== exp/garnet ==
// Runner2048
module Runner2048 (board_clk, VGA_R, VGA_G, VGA_B, hsync, vsync, clk, blank_n, rst, inputnums);
For scale: about 7000 cells after synthesis, ~0.045 mm² of cells after synthesis.
Settings: LEC_CHECK=0, ABC_AREA=1, CAP_MARGIN=20, CELL_PAD_IN_SITES_DETAIL_PLACEMENT=1, CORE_MARGIN=6, CORE_UTILIZATION=41, CTS_CLUSTER_DIAMETER=152, GPL_TIMING_DRIVEN=0, MIN_ROUTING_LAYER=met2, PLACE_DENSITY_LB_ADDON=0.21, SLEW_MARGIN=20, TNS_END_PERCENT=75; clock period 20.0 ns.
run.sh (not shown) runs the stock make flow with config.mk's settings and CLKGATE_MAP_FILE=.
Status(exp/garnet) = ERROR, stage = global routing (5_1_grt)
What exp/harbor does differently from exp/garnet at the input level:
Settings: removing PLACE_DENSITY_LB_ADDON (formerly 0.21); removing MIN_ROUTING_LAYER (formerly met2); removing GPL_TIMING_DRIVEN (formerly 0); removing TNS_END_PERCENT (formerly 75); removing CELL_PAD_IN_SITES_DETAIL_PLACEMENT (formerly 1); removing ABC_AREA (formerly 1); changing CORE_UTILIZATION from 41 to 66; removing CTS_CLUSTER_DIAMETER (formerly 152); changing CORE_MARGIN from 6 to 2; changing the clock period (ns, I/O delays scaled along) from 20.0 to 4.44.
## What came out
- exp/harbor had finished all stages when the layout checks came back failing, citing negative setup slack.
- exp/harbor: post-synthesis mux area share higher than exp/garnet
- From exp/garnet to exp/harbor the numbers moved as follows: instance count after placement with tap cells included went down 24%, post-place instance area went up 4.4%, vertical extent of the die went down about 24%.
- Sort exp/harbor and exp/garnet by buffers inserted during post-CTS setup optimization, descending, and exp/harbor comes first.
- STATUS netlist area before placement: exp/harbor wins against exp/garnet
Input changes introduced in exp/nickel (baseline for comparison: exp/harbor):
Settings: SETUP_SLACK_MARGIN: unset -> 1.22; CORE_UTILIZATION: 66 -> 65; the clock period (ns, I/O delays scaled along): 4.44 -> 4.82.
--- outcome ---
exp/nickel closes out successfully: all stages finished, all timing, DRC and antenna checks passed. When exp/nickel is measured against exp/harbor, its max-slew headroom at the worst pin turns out 9.0 points higher. Row total number of placement rows: exp/nickel higher / exp/harbor lower. Routed via count delta for exp/nickel relative to exp/harbor: 2774 lower. Comparing exp/harbor and exp/nickel, the lower layout net count is on exp/nickel. Biggest cell delay along the critical path for exp/nickel: 0.32 ns down relative to exp/harbor. | global-route usage | exp/nickel vs exp/harbor | 3.0 points lower |. Worst path required time: exp/nickel > exp/harbor. Against exp/harbor, exp/nickel reports a number of endpoints failing setup at the final stage that is lower.
Input changes introduced in exp/ember (baseline for comparison: exp/nickel):
Settings: CORE_UTILIZATION now 40, was 65; SETUP_SLACK_MARGIN now -0.66, was 1.22; the clock period (ns, I/O delays scaled along) now 7.3, was 4.82.
Notes after the runs:
exp/ember ends up with a slew at the pin with the worst max-slew slack that is 0.023 ns higher than in exp/nickel.
Compared with exp/nickel, exp/ember shows a higher multi-input gate share of the layout cell area.
Between exp/ember and exp/nickel, number of antenna violations at the first check in global routing is lower for exp/ember, exp/nickel comes in above that.
Comparing exp/ember and exp/nickel, the lower layout-stage area growth over the synthesis result was measured on exp/ember.
Looking at later-pin clock latency in the skew report across exp/ember and exp/nickel, the one that comes out lower is exp/nickel.
What exp/ember reported for maximum clock frequency has to be multiplied by 1.4 to get the figure for exp/nickel.
Comparing exp/ember against exp/nickel, there is no change at all in instance tally after logic synthesis.
exp/ember has routed wire length on met3 below what exp/nickel had.
Count of clock-buffer cells in the layout: higher on exp/ember

* * *

Runner2048 again, from the RTL that the note above started with.
clock: 8.22 ns
lec_check: 0
cap_margin: 25
core_aspect_ratio: 0.77
core_margin: 2
core_utilization: 50
cts_cluster_diameter: 318
cts_cluster_size: 53
min_routing_layer: met2
place_density_lb_addon: 0.27
setup_slack_margin: -0.39
slew_margin: 35
The baseline ended with an error in global routing (5_1_grt) (GRT-0116).
Next try:
- CAP_MARGIN: 25 -> 20
- CORE_ASPECT_RATIO: 0.77 -> default
- CORE_UTILIZATION: 50 -> 66
- CTS_CLUSTER_DIAMETER: 318 -> default
- CTS_CLUSTER_SIZE: 53 -> default
- MIN_ROUTING_LAYER: met2 -> default
- PLACE_DENSITY_LB_ADDON: 0.27 -> default
- SETUP_SLACK_MARGIN: -0.39 -> -0.31
- SLEW_MARGIN: 35 -> 20
- clock period: 8.22 -> 4.49 ns (I/O delays scaled with it)
The changed run completed, yet does not pass: negative setup slack.
Die size goes down by a quarter to a third.
Synthesized cell count stays the same.
Area after synthesis is unchanged.
Next try:
- CORE_UTILIZATION: 66 -> 72
- PLACE_DENSITY: default -> 0.95
- TNS_END_PERCENT: default -> 5
=> This time the run died in global routing (5_1_grt). Synthesized cell count stays the same. Area after synthesis is unchanged. Die area is lower by 8.2%.

* * *

run A:
Runner2048 again, from the RTL that the note above started with.
make LEC_CHECK=0 ABC_AREA=1 CAP_MARGIN=20 CORE_MARGIN=2 CORE_UTILIZATION=72 CTS_CLUSTER_DIAMETER=397 PLACE_DENSITY=0.4 SETUP_SLACK_MARGIN=2.12 SLEW_MARGIN=20 finish   # period 10.7 ns
Run A went all the way through the flow, and no timing, DRC or antenna check failed.
Setup changes, run A to run B
- a deleted SETUP_SLACK_MARGIN that had been 2.12
- a change of CORE_UTILIZATION from 72 to 16
- a deleted CTS_CLUSTER_DIAMETER that had been 397
- a deleted ABC_AREA that had been 1
- a deleted PLACE_DENSITY that had been 0.4
- a change of the clock period (ns, I/O delays scaled along) from 10.7 to 25.1
Notes after the runs:
DRC marker count from the first detailed-route iteration, run B vs run A: down by more than a quarter
Run B: width of the chip is about 110% higher than what run A reported.
Run B ends up with higher height of the die than run A does.
--- input diff run B..run C ---
- an added SETUP_SLACK_MARGIN of 2.39
- a change of CORE_UTILIZATION from 16 to 61
- a change of the clock period (ns, I/O delays scaled along) from 25.1 to 8.69
## What came out
Run B -> run C: total length of routed met3 wires increased by more than 10%. For tally of filler cells in the layout, dividing the value from run C by the value from run B gives 0.20. For first-pass GRT wire length, run C and run B come out practically identical. Per the comparison of run C with run B, row count now sits lower, cell area fell by about 6%. [run C] all-layer global routing usage rose 35 points relative to run B. Run C ends up with a number of clock buffers in the layout that is 2 higher than in run B. Compared run C vs run B, and sequential share of cell area is up in run C.
### run C -> run D
- SETUP_SLACK_MARGIN now 1.28, was 2.39
- MAX_ROUTING_LAYER now met4, previously not set
- CORE_UTILIZATION now 70, was 61
- the clock period (ns, I/O delays scaled along) now 4.88, was 8.69
## What came out
- No crash in run D: every stage finished, but the layout fails its final checks due to setup timing.
- Looking at termination of the worst setup path, the row3[3][8]$_DFFE_PP0P_ result is from run C; the vert3[3][11]$_DFFE_PP0P_ one comes from run D.
- met4 as the uppermost layer routed was reported by run D, and met5 by run C.
- Run D does worse than run C on area of all placed cells without fillers.
- When the final numbers for run C and run D were put side by side, the part of the cycle the worst path needs turned out to be greater in run D.
- Looking at endpoint required time on the critical path, run D sits 3.78 ns lower than run C does.
- In the tables for run C and run D, worst-case reg-to-reg path depth reads higher with run D.

* * *

Starting RTL as in the previous note.
clock: 4.82 ns
lec_check: 0
cap_margin: 15
core_margin: 2
core_utilization: 70
cts_cluster_size: 30
setup_slack_margin: 1.22
slew_margin: 20
The first run failed in global routing, error GRT-0232.
Change:
Settings changed: ABC_AREA set to 1, CAP_MARGIN 15 to 20, CORE_UTILIZATION 70 to 72, CTS_CLUSTER_DIAMETER set to 397, CTS_CLUSTER_SIZE 30 to unset, SETUP_SLACK_MARGIN 1.22 to unset.
Clock period 4.82 ns to 10.7 ns, I/O delays scaled along.
With this change the flow finished clean.
Die size came out higher by about 0.7%.
Synthesized area came out higher by 3.6%.
Synthesized cell count came out higher by about 36%.
Change:
Settings changed: ABC_AREA 1 to unset, CORE_UTILIZATION 72 to 70, CTS_CLUSTER_DIAMETER 397 to unset, CTS_CLUSTER_SIZE set to 19.
Clock period 10.7 ns to 4.17 ns, I/O delays scaled along.
=>
- The new run aborted during global routing on GRT-0232
- synthesized area decreases by 3.5%
- die area fell by 0.70%
- synthesized cell count falls by 26%
Change:
Settings changed: CORE_UTILIZATION 70 to 65, CTS_CLUSTER_SIZE 19 to unset, TNS_END_PERCENT set to 5.
Clock period 4.17 ns to 15.5 ns, I/O delays scaled along.
=> The changed run finished with timing, DRC and antenna clean; synthesized cell count stays the same; die size went up by 7.6%; synthesized area is unchanged.

* * *

JK:
Runner2048 again, from the RTL that the note above started with.
==> flow/design.v (excerpt) <==
module Runner2048 (board_clk, VGA_R, VGA_G, VGA_B, hsync, vsync, clk, blank_n, rst, inputnums);
input board_clk, rst; 
input [3:0] inputnums; 
output hsync, vsync, clk, blank_n;
wire ce;  
clock_converter clocks(board_clk, rst, clk, ce);  
wire [9:0] xCount; 
wire [9:0] yCount;
wire ScreenArea;
VGA_Controller VGA(board_clk, rst, ce, xCount, yCount, ScreenArea, hsync, vsync, blank_n);
output reg [7:0]VGA_R, VGA_G, VGA_B;
reg R;
reg G;
reg B;
reg Rn, Gn, Bn;  
wire game_over;
wire win;
wire game_over_text = 1'b0;  
wire win_text = 1'b0;  
reg [11:0] row0[3:0];
reg [11:0] row1[3:0];
reg [11:0] row2[3:0];
reg [11:0] row3[3:0];
assign game_over = ((row0[0] !== row0[1]) && (row0[0] !== row1[0]) && (row0[1] !== row1[1]) && (row0[1] !== row0[2]) &&(row0[2] !== row1[2]) &&
	(row0[2] !== row0[3]) && (row0[3] !== row1[3]) && (row1[0] !== row1[1]) && (row1[0] !== row2[0]) && (row1[1] !== row2[1]) && 
	(row1[1] !== row1[2]) && (row1[2] !== row1[3]) && (row1[2] !== row2[2]) && (row1[3] !== row2[3]) && (row2[0] !== row2[1]) && 
	(row2[0] !== row3[0]) && (row2[1] !== row2[2]) && (row2[1] !== row3[1]) && (row2[2] !== row3[2]) && (row2[2] !== row2[3]) && 
	(row2[3] !== row3[3]) && (row3[0] !== row3[1]) && (row3[1] !== row3[2]) && (row3[2] !== row3[3])&&(row0[0] !== 0)&&
	(row0[1] !== 0)&&(row0[2] !== 0)&&(row0[3] !== 0)&&(row1[0] !== 0)&&(row1[1] !== 0)
	&&(row1[2] !== 0)&&(row1[3] !== 0)&&(row2[0] !== 0)&&(row2[1] !== 0)&&(row2[2] !== 0)
	&&(row2[3] !== 0)&&(row3[0] !== 0)&&(row3[1] !== 0)&&(row3[2] !== 0)&&(row3[3] !== 0));
assign win = ((row0[0] == 256) || (row0[1] == 256) || (row0[2] == 256) || (row0[3] == 256) || (row1[0] == 256) || (row1[1] == 256) || (row1[2] == 256) || (row1[3] == 256) || 
  ...
==> flow/config.mk <==
export PLATFORM = sky130hd
export DESIGN_NAME = Runner2048
export DESIGN_NICKNAME = Runner2048
export VERILOG_FILES = /design/flow/design.v
export SDC_FILE = /design/flow/constraint.sdc
export NUM_CORES = 4
export LEC_CHECK = 0
export CAP_MARGIN = 20
export CORE_MARGIN = 2
export CORE_UTILIZATION = 66
export SLEW_MARGIN = 20
==> flow/constraint.sdc <==
create_clock -name core_clock -period 7.55 [get_ports {board_clk}]
set_input_delay 1.5100 -clock core_clock [delete_from_list [all_inputs] [get_ports {board_clk}]]
set_output_delay 1.5100 -clock core_clock [all_outputs]
set_load 0.01 [all_outputs]
> inputs changed (JK -> MS)
Settings: CTS_CLUSTER_DIAMETER newly set to 256; ABC_AREA newly set to 1; the clock period (ns, I/O delays scaled along) changed from 7.55 to 4.22.
### Flow results
The final report for MS shows a completed flow and a layout that fails verification, specifically negative setup slack. Die: MS bigger than JK. MS vs JK — total of clock buffers placed in the layout climbed by a few percent. Number of cells produced by synthesis in MS vs JK: up 36%. In MS, the non-clock buffer count came out about 350% above the value in JK.
The inputs of AL differ from those of MS as listed below.
Settings: removing ABC_AREA (formerly 1); removing CTS_CLUSTER_DIAMETER (formerly 256); changing CORE_UTILIZATION from 66 to 40; changing the clock period (ns, I/O delays scaled along) from 4.22 to 7.3.
AL has completed all stages; timing, DRC and antenna checks passed.
Diff MS -> AL | floorplan die height | up by more than a quarter
Diff MS -> AL: first-pass GRT wire length went down, cell count went down.
